==> flow/design.v <==
module mult32x32_fsm (
    input logic clk,               
    input logic reset,             
    input logic start,             
    output logic busy,             
    output logic [1:0] a_sel,      
    output logic b_sel,            
    output logic [2:0] shift_sel,  
    output logic upd_prod,         
    output logic clr_prod          
);
	typedef enum { idle, handle1, handle2, handle3, handle4, handle5, handle6, handle7, handle8} sm_type;
	sm_type current_state;
	sm_type next_state;
	always_ff @(posedge clk, posedge reset) begin
		if (reset== 1'b1) begin
			current_state <=idle;
		end
		else begin
			current_state <= next_state;
		end
	end
	always_comb begin
		next_state= current_state;
		busy=1'b1;
		upd_prod= 1'b1;
		clr_prod= 1'b0;
		a_sel= 2'b0;
		b_sel= 1'b0;
		shift_sel= 3'b0;
		case(current_state)
			idle: begin
				if(start== 1'b0) begin
					next_state=idle;
					busy=1'b0;
					upd_prod=1'b0;
				end
				else begin
					next_state=handle1;
					busy=1'b0;
					upd_prod=1'b0;
					clr_prod=1'b1;
				end
			end
			handle1: begin
				next_state= handle2;
				a_sel=2'b0;
				b_sel=1'b0;
				shift_sel=3'b0;
			end
			handle2: begin
				next_state= handle3;
				a_sel=2'b01;
				b_sel=1'b0;
				shift_sel=3'b001;
			end
			handle3: begin
				next_state= handle4;
				a_sel=2'b10;
				b_sel=1'b0;
				shift_sel=3'b010;
			end
			handle4: begin
				next_state= handle5;
				a_sel=2'b11;
				b_sel=1'b0;
				shift_sel=3'b011;
			end
			handle5: begin
				next_state= handle6;
				a_sel=2'b0;
				b_sel=1'b1;
				shift_sel=3'b010;
			end
			handle6: begin
				next_state= handle7;
				a_sel=2'b01;
				b_sel=1'b1;
				shift_sel=3'b011;
			end
			handle7: begin
				next_state= handle8;
				a_sel=2'b10;
				b_sel=1'b1;
				shift_sel=3'b100;
			end
			handle8: begin
				next_state= idle;
				a_sel=2'b11;
				b_sel=1'b1;
				shift_sel=3'b101;
			end
		endcase
	end
endmodule
module mult32x32_arith (
    input logic clk,              
    input logic reset,            
    input logic [31:0] a,         
    input logic [31:0] b,         
    input logic [1:0] a_sel,      
    input logic b_sel,            
    input logic [2:0] shift_sel,  
    input logic upd_prod,         
    input logic clr_prod,         
    output logic [63:0] product   
);
logic [15:0] out16;
logic [7:0] out8;
always_comb begin
	case(a_sel)
		2'b00: out8 = a[7:0];
		2'b01: out8 = a[15:8];
		2'b10: out8 = a[23:16];
		2'b11: out8 = a[31:24];
	endcase
end
always_comb begin
	case(b_sel)
		1'b0: out16 = b[15:0];
		1'b1: out16 = b[31:16];
	endcase
end
logic [23:0] mult;
always_comb begin
	mult = out16 * out8;
end
logic [63:0] shifted;
always_comb begin
	shifted = 64'b0;
	case(shift_sel)
		3'b000: shifted = mult;
		3'b001: shifted = mult << 8; 
		3'b010: shifted = mult << 16;
		3'b011: shifted = mult << 24;
		3'b100: shifted = mult << 32;
		3'b101: shifted = mult << 40;
	endcase
end
always_ff @(posedge clk, posedge reset) begin
	if(reset == 1'b1) begin 
		product <= 64'b0;
	end
	else begin
		if(clr_prod == 1'b1) begin
			product <= 64'b0;
		end
		else if (upd_prod == 1'b1) begin
			product <= product + shifted;
		end
	end
end
endmodule
module mult32x32 (
    input logic clk,             
    input logic reset,           
    input logic start,           
    input logic [31:0] a,        
    input logic [31:0] b,        
    output logic busy,           
    output logic [63:0] product  
);
logic [1:0] a_sel;
logic b_sel;
logic [2:0] shift_sel;
logic upd_prod;
logic clr_prod;
mult32x32_fsm fsm(
	.clk(clk),
	.reset(reset),
	.start(start),
	.busy(busy),
	.a_sel(a_sel),
	.b_sel(b_sel),
	.shift_sel(shift_sel),
	.upd_prod(upd_prod),
	.clr_prod(clr_prod)
);
mult32x32_arith arith(
	.clk(clk),
	.reset(reset),
	.a(a),
	.b(b),
	.a_sel(a_sel),
	.b_sel(b_sel),
	.shift_sel(shift_sel),
	.upd_prod(upd_prod),
	.clr_prod(clr_prod),
	.product(product)
);
endmodule
Settings: LEC_CHECK=0, ABC_AREA=0, CAP_MARGIN=25, CELL_PAD_IN_SITES_GLOBAL_PLACEMENT=1, CORE_ASPECT_RATIO=1.08, CORE_MARGIN=2, CORE_UTILIZATION=48, CTS_CLUSTER_DIAMETER=280, CTS_CLUSTER_SIZE=27, GPL_TIMING_DRIVEN=1, MAX_ROUTING_LAYER=met4, PLACE_DENSITY=0.74, SETUP_SLACK_MARGIN=0.6, SLEW_MARGIN=30, TNS_END_PERCENT=15; clock period 8.29 ns.
run.sh (not shown) runs the stock make flow with config.mk's settings and CLKGATE_MAP_FILE=.
The starting point completed and failed the layout checks on negative setup slack.
Change:
CELL_PAD_IN_SITES_GLOBAL_PLACEMENT = unset   (was 1)
CORE_UTILIZATION = 72   (was 48)
CTS_CLUSTER_DIAMETER = 290   (was 280)
CTS_CLUSTER_SIZE = 46   (was 27)
MAX_ROUTING_LAYER = unset   (was met4)
PLACE_DENSITY = unset   (was 0.74)
SETUP_SLACK_MARGIN = unset   (was 0.6)
SLEW_MARGIN = 20   (was 30)
TNS_END_PERCENT = 70   (was 15)
clock period = 6.76 ns   (was 8.29 ns; I/O delays follow)
Effect: Now the flow stopped in 3_5_place_dp, error DPL-0038. Synthesized cell count does not change. Area after synthesis is unchanged. Die area drops by 33%.
Change:
ABC_AREA = 1   (was 0)
CORE_ASPECT_RATIO = 0.5   (was 1.08)
CORE_UTILIZATION = 44   (was 72)
CTS_CLUSTER_DIAMETER = 206   (was 290)
CTS_CLUSTER_SIZE = 99   (was 46)
GPL_TIMING_DRIVEN = 0   (was 1)
PLACE_DENSITY = 0.36   (was unset)
TNS_END_PERCENT = 5   (was 70)
The new run reached the layout checks and failed them: negative setup slack.
Area after synthesis rose by 12%.
Die area rose by 80%.
Synthesized cell count rose by 36%.
Change:
ABC_AREA = unset   (was 1)
CAP_MARGIN = 20   (was 25)
CORE_ASPECT_RATIO = unset   (was 0.5)
CORE_UTILIZATION = 58   (was 44)
CTS_CLUSTER_DIAMETER = unset   (was 206)
CTS_CLUSTER_SIZE = unset   (was 99)
GPL_TIMING_DRIVEN = unset   (was 0)
PLACE_DENSITY = unset   (was 0.36)
clock period = 8.7 ns   (was 6.76 ns; I/O delays follow)
What happened: With this change the flow stopped in 5_1_grt (ODB-0269); die area fell by 32%; synthesized area fell by 10%; synthesized cell count fell by 26%.
Change:
CORE_UTILIZATION = 62   (was 58)
TNS_END_PERCENT = unset   (was 5)
clock period = 11.5 ns   (was 8.7 ns; I/O delays follow)
Effect:
- The new run completed with no timing, DRC or antenna violations
- synthesized area stays the same
- die size went down by a few percent
- synthesized cell count stays the same

========
// mult32x32: RTL as listed in full above, without the edits since
Settings: LEC_CHECK=0, CAP_MARGIN=20, CORE_MARGIN=2, CORE_UTILIZATION=40, SLEW_MARGIN=20; clock period 11.0 ns.
The first run completed with no timing, DRC or antenna violations.
Change:
CORE_UTILIZATION = 62   (was 40)
clock period = 5.3 ns   (was 11.0 ns; I/O delays follow)
The new run stopped in clock tree synthesis (4_1_cts) with DPL-0038.
Area after synthesis does not change.
Die size shrinks by a quarter to a third.
Synthesized cell count stays the same.
Change:
CORE_UTILIZATION = 36   (was 62)
clock period = 11.0 ns   (was 5.3 ns; I/O delays follow)
- Now the flow finished clean
- synthesized area is unchanged
- synthesized cell count does not change
- die size increases by 70%
Change:
CORE_UTILIZATION = 15   (was 36)
clock period = 14.9 ns   (was 11.0 ns; I/O delays follow)
=> Non-clock buffer count fell by 59. Die size rose by 140%.
Change:
CORE_UTILIZATION = 62   (was 15)
PLACE_DENSITY = 0.4   (was not set)
clock period = 10.4 ns   (was 14.9 ns; I/O delays follow)
First-iteration DRC count rose by 11%.
Global-route usage came out higher by 27 points.
Routed wire length shrinks by 9.7%.
Sequential share of layout area stays flat.
Setup slack degrades by 3000 ps.
Final area hardly moves.
Flip-flop count is unchanged.
Via count is higher by 8.5%.
Non-clock buffer count rose by 117.

========
RTL: the design.v shown in full above, as it stands there.
Settings: LEC_CHECK=0, ABC_AREA=1, CAP_MARGIN=25, CORE_ASPECT_RATIO=1.08, CORE_MARGIN=2, CORE_UTILIZATION=44, CTS_CLUSTER_DIAMETER=206, CTS_CLUSTER_SIZE=99, GPL_TIMING_DRIVEN=0, PLACE_DENSITY=0.74, SLEW_MARGIN=20, TNS_END_PERCENT=5; clock period 6.76 ns.
The first run finished but fails on setup timing.
Then changed:
CAP_MARGIN = 20   (was 25)
CORE_ASPECT_RATIO = default   (was 1.08)
CORE_UTILIZATION = 72   (was 44)
CTS_CLUSTER_DIAMETER = default   (was 206)
CTS_CLUSTER_SIZE = default   (was 99)
GPL_TIMING_DRIVEN = default   (was 0)
PLACE_DENSITY = default   (was 0.74)
TNS_END_PERCENT = default   (was 5)
clock period = 4.7 ns   (was 6.76 ns; I/O delays follow)
Effect:
- Now the flow did not get past detailed placement with DPL-0038
- die size went down by about 40%
- synthesized cell count is unchanged
- area after synthesis does not change
Then changed:
ABC_AREA = default   (was 1)
CORE_UTILIZATION = 40   (was 72)
clock period = 16.5 ns   (was 4.7 ns; I/O delays follow)
Effect:
- Now the flow passed the timing, DRC and antenna checks
- area after synthesis decreases by 10%
- die area increases by about 60%
- synthesized cell count decreases by 26%
Then changed:
clock period = 12.0 ns   (was 16.5 ns; I/O delays follow)
Outcome: Core utilization increases by 0.35 points. Area after synthesis does not change. Routed wire length grows slightly. Synthesized cell count stays the same. Final cell count grows slightly. Setup slack degrades by 3.2 ns.
Then changed:
CORE_ASPECT_RATIO = 1.41   (was default)
CORE_UTILIZATION = 60   (was 40)
SETUP_SLACK_MARGIN = -1.2   (was default)
What happened: The changed run completed with no timing, DRC or antenna violations. Via count rose by 2.5%. Wire length fell by 1.3%. Global-route usage rose by 12 points. Setup slack stays flat. Area after synthesis is unchanged. Critical path depth fell by 1. Die area fell by 33%.
Then changed:
CORE_ASPECT_RATIO = default   (was 1.41)
CORE_MARGIN = 10   (was 2)
CORE_UTILIZATION = 40   (was 60)
HOLD_SLACK_MARGIN = 0.08   (was default)
SETUP_SLACK_MARGIN = default   (was -1.2)
Outcome: The new run finished clean; sequential share of layout area came out lower by 0.25 points; critical path depth climbs by 5; via count decreases by 1.8%; final cell count climbs by 8.0%; first-iteration DRC count grows by about 5.6%.
